==> job 231 <==
==> flow/design.v <==
module alu #(
    parameter INT_W  = 4,
    parameter FRAC_W = 6,
    parameter INST_W = 4,
    parameter DATA_W = INT_W + FRAC_W
)(
    input                     i_clk,
    input                     i_rst_n,
    input                     i_valid,
    input signed [DATA_W-1:0] i_data_a,
    input signed [DATA_W-1:0] i_data_b,
    input        [INST_W-1:0] i_inst,
    output                    o_valid,
    output       [DATA_W-1:0] o_data
);  
reg [DATA_W-1:0] o_data_w, o_data_r;
reg              o_valid_w, o_valid_r;
assign o_valid = o_valid_r;
assign o_data = o_data_r;
reg [9:0] o_data_t;  
wire signed [10:0] sum_temp;
assign sum_temp = {i_data_a[9],i_data_a} + {i_data_b[9],i_data_b};
wire signed [10:0] sub_temp;
assign sub_temp = {i_data_a[9],i_data_a} - {i_data_b[9],i_data_b};
wire signed [19:0] mult_temp;
wire signed [20:0] mult_rnd;
wire signed [14:0] mult_r;
assign mult_temp = i_data_a * i_data_b;
assign mult_rnd = $signed({mult_temp[19],mult_temp}) + $signed(21'd32);  
assign mult_r = mult_rnd[20:6];
wire signed [20:0] i_data_f;
wire signed [20:0] o_data_f;
wire signed [14:0] mult_f;
assign i_data_f = {{5{o_data_r[9]}},o_data_r,6'b0};
assign o_data_f = i_data_f + $signed({mult_temp[19],mult_temp}) + $signed(21'd32);
assign mult_f = o_data_f[20:6];
wire signed [10:0] tanh_pos;
wire signed [10:0] tanh_neg;
assign tanh_pos = ({i_data_a[9],i_data_a} + $signed(11'd33)) >>> 1;
assign tanh_neg = ({i_data_a[9],i_data_a} - $signed(11'd31)) >>> 1;
always@(*)begin
    o_data_t = 10'd0;
    case(i_inst)
        4'd0:begin  
            if (sum_temp > $signed(11'd511)) o_data_t = 10'b0111_1111_11;
            else if (sum_temp < $signed(-11'sd512)) o_data_t = 10'b1000_0000_00;
            else o_data_t = sum_temp[9:0];
        end
        4'd1:begin  
            if (sub_temp > $signed(11'd511)) o_data_t = 10'b0111_1111_11;
            else if (sub_temp < $signed(-11'sd512)) o_data_t = 10'b1000_0000_00;
            else o_data_t = sub_temp[9:0];
        end
        4'd2:begin  
            if (mult_r > $signed(15'd511)) o_data_t = 10'b0111_1111_11;
            else if (mult_r < $signed(-15'sd512)) o_data_t = 10'b1000_0000_00;
            else o_data_t = mult_r[9:0];
        end
        4'd3:begin  
            if (mult_f > $signed(15'd511)) o_data_t = 10'b0111_1111_11;
            else if (mult_f < $signed(-15'sd512)) o_data_t = 10'b1000_0000_00;
            else o_data_t = mult_f[9:0];
        end
        4'd4:begin  
            if(!i_data_a[9])begin
                if(i_data_a >= 10'b0001_1000_00) o_data_t = 10'b0001_0000_00;
                else if(i_data_a >= 10'b0000_1000_00) o_data_t = tanh_pos[9:0];
                else o_data_t = i_data_a;
            end
            else begin
                if(i_data_a >= 10'b1111_100000) o_data_t = i_data_a;
                else if(i_data_a >= 10'b1110_1000_00) o_data_t = tanh_neg[9:0];
                else o_data_t = 10'b1111_0000_00;
            end
        end
        4'd5:begin  
            o_data_t = i_data_a | (~i_data_b);
        end
        4'd6:begin  
            casez(i_data_a)
            10'b1???_????_??: o_data_t = 10'd0;
            10'b01??_????_??: o_data_t = 10'd1;
            10'b001?_????_??: o_data_t = 10'd2;
            10'b0001_????_??: o_data_t = 10'd3;
            10'b0000_1???_??: o_data_t = 10'd4;
            10'b0000_01??_??: o_data_t = 10'd5;
            10'b0000_001?_??: o_data_t = 10'd6;
            10'b0000_0001_??: o_data_t = 10'd7;
            10'b0000_0000_1?: o_data_t = 10'd8;
            10'b0000_0000_01: o_data_t = 10'd9;
            10'd0: o_data_t = 10'd10;
            endcase
        end
        4'd7:begin  
            casez(i_data_a)
            10'd0: o_data_t = 10'd0;
            10'b????_????_?1: o_data_t = 10'd0;
            10'b????_????_10: o_data_t = 10'd1;
            10'b????_???1_00: o_data_t = 10'd2;
            10'b????_??10_00: o_data_t = 10'd3;
            10'b????_?100_00: o_data_t = 10'd4;
            10'b????_1000_00: o_data_t = 10'd5;
            10'b???1_0000_00: o_data_t = 10'd6;
            10'b??10_0000_00: o_data_t = 10'd7;
            10'b?100_0000_00: o_data_t = 10'd8;
            10'b1000_0000_00: o_data_t = 10'd9;
            endcase
        end
        4'd8:begin  
            o_data_t = i_data_a[9] + i_data_a[8] +i_data_a[7] +i_data_a[6] +i_data_a[5] +i_data_a[4] +i_data_a[3] +i_data_a[2] +i_data_a[1] +i_data_a[0];
        end
        4'd9:begin  
            if(i_data_b == 10'd0) o_data_t = i_data_a;
            else if(i_data_b == 10'd1) o_data_t = {i_data_a[8:0],i_data_a[9]};
            else if(i_data_b == 10'd2) o_data_t = {i_data_a[7:0],i_data_a[9:8]};
            else if(i_data_b == 10'd3) o_data_t = {i_data_a[6:0],i_data_a[9:7]};
            else if(i_data_b == 10'd4) o_data_t = {i_data_a[5:0],i_data_a[9:6]};
            else if(i_data_b == 10'd5) o_data_t = {i_data_a[4:0],i_data_a[9:5]};
            else if(i_data_b == 10'd6) o_data_t = {i_data_a[3:0],i_data_a[9:4]};
            else if(i_data_b == 10'd7) o_data_t = {i_data_a[2:0],i_data_a[9:3]};
            else if(i_data_b == 10'd8) o_data_t = {i_data_a[1:0],i_data_a[9:2]};
            else   o_data_t = {i_data_a[0],i_data_a[9:1]};
        end
    endcase
end
always@(*) begin
    o_data_w = o_data_t;
    o_valid_w = (i_valid == 1'b1)? 1'b1:1'b0;
end
always@(posedge i_clk or negedge i_rst_n) begin
    if (!i_rst_n) begin
        o_data_r <= 'b0;
        o_valid_r <= 'b0;
    end 
    else begin
        if (i_valid) o_data_r <= o_data_w;
        o_valid_r <= o_valid_w;
    end
end
endmodule
==> flow/run.sh <==
#!/bin/bash
# the make line also repeats each setting of config.mk as NAME=value (left out here)
make -C /OpenROAD-flow-scripts/flow DESIGN_CONFIG=/design/flow/config.mk WORK_HOME=/design/flow/orfs CLKGATE_MAP_FILE= finish
==> flow/config.mk <==
export PLATFORM = sky130hd
export DESIGN_NAME = alu
export DESIGN_NICKNAME = alu
export VERILOG_FILES = /design/flow/design.v
export SDC_FILE = /design/flow/constraint.sdc
export NUM_CORES = 4
export LEC_CHECK = 0
export CAP_MARGIN = 20
export CORE_MARGIN = 2
export CORE_UTILIZATION = 71
export CTS_CLUSTER_DIAMETER = 27
export CTS_CLUSTER_SIZE = 40
export GPL_TIMING_DRIVEN = 1
export MAX_ROUTING_LAYER = met4
export PLACE_DENSITY_LB_ADDON = 0.0
export SETUP_SLACK_MARGIN = -0.55
export SLEW_MARGIN = 20
export TNS_END_PERCENT = 50
==> flow/constraint.sdc <==
create_clock -name core_clock -period 8.83 [get_ports {i_clk}]
set_input_delay 1.7660 -clock core_clock [delete_from_list [all_inputs] [get_ports {i_clk}]]
set_output_delay 1.7660 -clock core_clock [all_outputs]
set_load 0.01 [all_outputs]
==> job 3696: changes against job 231 <==
- CAP_MARGIN: 20 -> 15
- CORE_UTILIZATION: 71 -> 65
- CTS_CLUSTER_DIAMETER: 27 -> not set
- MAX_ROUTING_LAYER: met4 -> met5
- PLACE_DENSITY_LB_ADDON: 0.0 -> not set
- SETUP_SLACK_MARGIN: -0.55 -> not set
==> flow/constraint.sdc (replaced) <==
create_clock -name core_clock -period 8.17 [get_ports {i_clk}]
set_input_delay 1.6340 -clock core_clock [delete_from_list [all_inputs] [get_ports {i_clk}]]
set_output_delay 1.6340 -clock core_clock [all_outputs]
set_load 0.01 [all_outputs]
==> flow_summary.ini <==
; yosys + openroad results
[timing]
worst_slack_ns = -0.701
setup_violations = 10
worst_pin_slew_ns = 1.10

[outcome]
outcome = failed layout checks
failed_checks = setup timing

[setup_path]
path_max_fanout = 11

[layout]
nets = 1585
That was job 231.
==> flow_summary.ini <==
; yosys + openroad results
[outcome]
outcome = failed layout checks
failed_checks = setup timing

[setup_path]
path_max_fanout = 6

[timing]
setup_violations = 10
worst_slack_ns = -0.643

[layout]
nets = 1637
That was job 3696.
